Design top, start of the top module:
module top(
		input wire [31:0] opa,
		input wire [31:0] opb,
		input wire start,
		input wire rst,
		input wire clk,
		output reg done,
		output reg [31:0] result
);
make LEC_CHECK=0 ABC_AREA=1 CAP_MARGIN=20 CORE_ASPECT_RATIO=1.13 CORE_MARGIN=2 CORE_UTILIZATION=72 CTS_CLUSTER_DIAMETER=371 CTS_CLUSTER_SIZE=99 PLACE_DENSITY=0.44 SLEW_MARGIN=20 TNS_END_PERCENT=5 finish   # period 3.48 ns
run.sh (not shown) runs the stock make flow with config.mk's settings and CLKGATE_MAP_FILE=.
The baseline ended with an error in global routing (5_1_grt) (GRT-0116).
Then changed:
- ABC_AREA: 1 -> unset
- CORE_ASPECT_RATIO: 1.13 -> unset
- CORE_UTILIZATION: 72 -> 64
- CTS_CLUSTER_DIAMETER: 371 -> unset
- CTS_CLUSTER_SIZE: 99 -> unset
- PLACE_DENSITY: 0.44 -> unset
- TNS_END_PERCENT: 5 -> unset
- clock period: 3.48 -> 4.67 ns (I/O delays scaled with it)
Outcome: The changed run completed and failed the layout checks on setup timing; synthesized cell count goes down by 28%; synthesized area goes down by about 4.5%; die size goes up by about 7%.
Then changed:
- ABC_AREA: unset -> 1
- CORE_UTILIZATION: 64 -> 72
- CTS_CLUSTER_DIAMETER: unset -> 154
- CTS_CLUSTER_SIZE: unset -> 10
- PLACE_DENSITY: unset -> 0.42
- SETUP_SLACK_MARGIN: unset -> 0.35
- clock period: 4.67 -> 2.78 ns (I/O delays scaled with it)
Now the flow ended with an error in clock tree synthesis (4_1_cts).
Synthesized cell count climbs by about 40%.
Die area drops by 6.8%.
Synthesized area climbs by 4.7%.
Then changed:
- ABC_AREA: 1 -> unset
- CORE_UTILIZATION: 72 -> 40
- CTS_CLUSTER_DIAMETER: 154 -> unset
- CTS_CLUSTER_SIZE: 10 -> unset
- PLACE_DENSITY: 0.42 -> unset
- SETUP_SLACK_MARGIN: 0.35 -> unset
- clock period: 2.78 -> 7.0 ns (I/O delays scaled with it)
What happened: Now the flow finished clean. Synthesized cell count went down by about 30%. Die size went up by 70%. Synthesized area went down by about 4.5%.
Then changed:
- CORE_UTILIZATION: 40 -> 66
- CTS_CLUSTER_DIAMETER: unset -> 322
- CTS_CLUSTER_SIZE: unset -> 91
- HOLD_SLACK_MARGIN: unset -> -0.08
- MAX_ROUTING_LAYER: unset -> met4
- PLACE_DENSITY: unset -> 0.38
- TNS_END_PERCENT: unset -> 10
=>
- The changed run passed the timing, DRC and antenna checks
- final cell count drops by a little under a tenth
- routed wire length drops by roughly a tenth
- first-iteration DRC count climbs by well over a third
- final area drops slightly
- fmax drops by a little under a tenth
- sequential cell count does not change
- non-clock buffer count drops by 7
- setup slack gets worse by 0.60 ns
- global-route usage climbs by 16 points
Then changed:
- ABC_AREA: unset -> 1
- CAP_MARGIN: 20 -> 15
- CORE_UTILIZATION: 66 -> 40
- CTS_CLUSTER_DIAMETER: 322 -> unset
- CTS_CLUSTER_SIZE: 91 -> unset
- HOLD_SLACK_MARGIN: -0.08 -> unset
- MAX_ROUTING_LAYER: met4 -> unset
- PLACE_DENSITY: 0.38 -> unset
- SLEW_MARGIN: 20 -> 15
- TNS_END_PERCENT: 10 -> unset
Setup slack improved by 0.71 ns. Synthesized area grows by 4.7%. Worst hold slack degrades by 0.067 ns. Synthesized cell count went up by 40%. Routed wire length is higher by 22%. Final area rose by 3.7%. Non-clock buffer count fell by 29. Sequential cell count stays the same.

========
The RTL this note starts from:
==> flow/design.v <==
module length (
	input wire [31:0] op,
	output wire [5:0] op_length
);
assign op_length = (op[31:16] == 16'd0)? 
						(
							(op[15:8] == 8'd0)?
								(
									(op[7:4] == 4'd0)?
									(
										(op[3:2] == 2'd0)?
											(
												(op[1] == 1'd0)?op[0]:6'd2
											)
											:
											(
												(op[3] == 1'd0)?6'd3:6'd4
											)
									)
									:
									(
										(op[7:6] == 2'd0)?
											(
												(op[5] == 1'd0)?6'd5:6'd6
											)
											:
											(
												(op[7] == 1'd0)?6'd7:6'd8
											)
									)
								)
								:
								(
									(op[15:12] == 4'd0)?
									(
										(op[11:10] == 2'd0)?
											(
												(op[9] == 1'd0)?6'd9:6'd10
											)
											:
											(
												(op[11] == 1'd0)?6'd11:6'd12
											)
									)
									:
									(
										(op[15:14] == 2'd0)?
											(
												(op[13] == 1'd0)?6'd13:6'd14
											)
											:
											(
												(op[15] == 1'd0)?6'd15:6'd16
											)
									)
								) 
						)
						: 
						(
								(op[31:24] == 8'd0)?
								(
									(op[23:20] == 4'd0)?
									(
										(op[19:18] == 2'd0)?
											(
												(op[17] == 1'd0)?6'd17:6'd18
											)
											:
											(
												(op[19] == 1'd0)?6'd19:6'd20
											)
									)
									:
									(
										(op[23:22] == 2'd0)?
											(
												(op[21] == 1'd0)?6'd21:6'd22
											)
											:
											(
												(op[23] == 1'd0)?6'd23:6'd24
											)
									)
								)
								:
								(
									(op[31:28] == 4'd0)?
									(
										(op[27:26] == 2'd0)?
											(
												(op[25] == 1'd0)?6'd25:6'd26
											)
											:
											(
												(op[27] == 1'd0)?6'd27:6'd28
											)
									)
									:
									(
										(op[31:30] == 2'd0)?
											(
												(op[29] == 1'd0)?6'd29:6'd30
											)
											:
											(
												(op[31] == 1'd0)?6'd31:6'd32
											)
									)
								) 
						) ;
endmodule
module top(
		input wire [31:0] opa,
		input wire [31:0] opb,
		input wire start,
		input wire rst,
		input wire clk,
		output reg done,
		output reg [31:0] result
);
reg [2:0] current_state;
reg [2:0] next_state;
reg [31:0] regopa;
reg [31:0] regopb;
reg [5:0] length_diff_reg;
wire [5:0] length_opa;
wire [5:0] length_opb;
wire [5:0] length_diff;
wire [31:0] length_in_opa;
wire [31:0] length_in_opb;
parameter IDLE = 3'd0;
parameter INPUT = 3'd1;
parameter ADJUDICATE = 3'd2;
parameter CAMP_SWITCH = 3'd3;
parameter ALIGN = 3'd4;
parameter ABSOLUTE = 3'd5;
parameter OUTPUT = 3'd6;
parameter ZEROS = 32'd0;
parameter ZEROS_C = 7'b0; 
always @(posedge clk or negedge rst) begin : proc_current_state
	if(~rst) begin
		current_state <= IDLE;
	end else begin
		current_state <= next_state ;
	end
end
always @ * begin : proc_next_state
	case (current_state)
		IDLE:begin 
			if(start == 1) 
				next_state <= INPUT;
			else 
				next_state <= IDLE;			
		end
		INPUT:next_state <= ADJUDICATE;
		ADJUDICATE:begin 
			if(regopa == regopb || regopa == 0 || regopb == 0) begin
				next_state <= OUTPUT;
			end
			else begin 
				next_state <= CAMP_SWITCH;
			end
		end
		CAMP_SWITCH:next_state <= ALIGN;
		ALIGN:next_state <= ABSOLUTE;
		ABSOLUTE:next_state <= ADJUDICATE;
		OUTPUT:begin 
			if(start == 1) 
				next_state <= INPUT;
			else 
				next_state <= IDLE;
		end
		default : next_state <= IDLE;
	endcase
end
always @(posedge clk or negedge rst) begin : proc_regopa
	if(~rst) begin
		regopa <= ZEROS;
	end else begin
		case (next_state)
			IDLE:regopa <= ZEROS;
			INPUT:regopa <= opa;
			ADJUDICATE:regopa <= regopa;
			CAMP_SWITCH:begin 
				if(regopa < regopb) begin
					regopa <= regopb;
				end
				else begin 
					regopa <= regopa;
				end
			end
			ALIGN:regopa <= regopa;
			ABSOLUTE:begin 
				if (regopa >= regopb ) begin 
					regopa <= regopa - regopb;
				end
				else begin 
					regopa <= regopb - regopa;
				end
			end		
			default :regopa <= regopa;
		endcase		
	end
end
always @(posedge clk or negedge rst) begin : proc_regopb
	if(~rst) begin
		regopb <= ZEROS;
	end else begin
		case (next_state)
			IDLE:regopb <= ZEROS;
			INPUT:regopb <= opb;
			ADJUDICATE:regopb <= regopb;
			CAMP_SWITCH:begin 
				if(regopa < regopb) begin
					regopb <= regopa <<< length_diff;
				end
				else begin 
					regopb <= regopb <<< length_diff;
				end
			end
			ALIGN:regopb <= regopb ;
			ABSOLUTE:regopb <= regopb >>> length_diff_reg;
			default:regopb <= regopb;
		endcase		
	end
end
assign length_in_opa = regopa;
assign length_in_opb = regopb;
length cal_opa_length(.op(length_in_opa), .op_length(length_opa));
length cal_opp_length(.op(length_in_opb), .op_length(length_opb));
assign length_diff = (length_opa >= length_opb)? (length_opa - length_opb):(length_opb - length_opa);
always @(posedge clk or negedge rst) begin : proc_length_diff_reg
	if(~rst) begin
		length_diff_reg <= 0;
	end else begin
		case (next_state)
			CAMP_SWITCH:begin 
				length_diff_reg <= length_diff;
			end
			default : length_diff_reg <= length_diff_reg;
		endcase
	end
end
always @(posedge clk or negedge rst) begin : proc_result
	if(~rst) begin
		result <= ZEROS;
	end else begin
		case (next_state)
			OUTPUT:begin 
				if(regopa == regopb) begin 
					result <= regopa ;
				end
				else if (regopa == 0 ) begin
					result <=  regopb ;
				end
				else begin 
					result <= regopa ;
				end
			end
			default : begin 
				result <= result;
			end
		endcase
	end
end
always @(posedge clk or negedge rst) begin : proc_done
	if(~rst) begin
		done <= 1'b0;
	end else begin
		case (next_state)
			OUTPUT: begin 
				done <= 1'b1;
			end
			default : done <= 1'b0;
		endcase
	end
end
endmodule  
clock: 2.72 ns
lec_check: 0
abc_area: 1
cap_margin: 20
core_margin: 2
core_utilization: 72
place_density_lb_addon: 0.08
setup_slack_margin: 0.8
slew_margin: 20
The baseline ended with an error in clock tree synthesis (4_1_cts) (DPL-0038).
Next try:
Settings changed: ABC_AREA 1 to default, CORE_UTILIZATION 72 to 42, CTS_CLUSTER_DIAMETER from default to 322, CTS_CLUSTER_SIZE from default to 91, HOLD_SLACK_MARGIN from default to -0.08, PLACE_DENSITY from default to 0.38, PLACE_DENSITY_LB_ADDON 0.08 to default, SETUP_SLACK_MARGIN 0.8 to default, TNS_END_PERCENT from default to 10.
Clock period 2.72 ns to 7.0 ns, I/O delays scaled along.
After rerunning:
- The new run completed without violations
- die area grows by 62%
- synthesized area shrinks by 4.5%
- synthesized cell count shrinks by 28%
Next try:
Settings changed: CORE_ASPECT_RATIO from default to 0.5, CORE_UTILIZATION 42 to 66, MAX_ROUTING_LAYER from default to met4, SETUP_SLACK_MARGIN from default to -0.5.
After rerunning: The changed run completed without violations; via count increases by 7.7%; wire length drops by about 7%; setup slack is worse by 42 ps; hold slack gains 38 ps; final cell count is lower by 6.6%.
Next try:
Settings changed: ABC_AREA from default to 1, CORE_ASPECT_RATIO 0.5 to default, CORE_UTILIZATION 66 to 72, CTS_CLUSTER_DIAMETER 322 to default, CTS_CLUSTER_SIZE 91 to default, HOLD_SLACK_MARGIN -0.08 to default, MAX_ROUTING_LAYER met4 to default, PLACE_DENSITY 0.38 to 0.42, SETUP_SLACK_MARGIN -0.5 to default, TNS_END_PERCENT 10 to default.
Clock period 7.0 ns to 2.78 ns, I/O delays scaled along.
Effect: Now the flow never finished: it broke off in clock tree synthesis (4_1_cts), error DPL-0038; synthesized area climbs by a few percent; die size drops by a few percent; synthesized cell count climbs by well over a third.
Next try:
Settings changed: CAP_MARGIN 20 to 10, CELL_PAD_IN_SITES_DETAIL_PLACEMENT from default to 2, CORE_ASPECT_RATIO from default to 1.14, CORE_UTILIZATION 72 to 67, CTS_CLUSTER_SIZE from default to 91, PLACE_DENSITY 0.42 to 0.47, SLEW_MARGIN 20 to 15.
Clock period 2.78 ns to 7.0 ns, I/O delays scaled along.
=> The new run died in detailed placement (3_5_place_dp), error DPL-0033. Area after synthesis stays the same. Synthesized cell count does not change. Die size came out higher by a little under a tenth.
Next try:
Settings changed: ABC_AREA 1 to default, CAP_MARGIN 10 to 20, CELL_PAD_IN_SITES_DETAIL_PLACEMENT 2 to default, CORE_ASPECT_RATIO 1.14 to default, CORE_UTILIZATION 67 to 58, CTS_CLUSTER_SIZE 91 to default, PLACE_DENSITY 0.47 to default, SLEW_MARGIN 15 to 20.
Clock period 7.0 ns to 6.26 ns, I/O delays scaled along.
What happened:
- Now the flow passed the timing, DRC and antenna checks
- synthesized area drops by 4.5%
- synthesized cell count shrinks by 28%
- die size came out higher by 10%
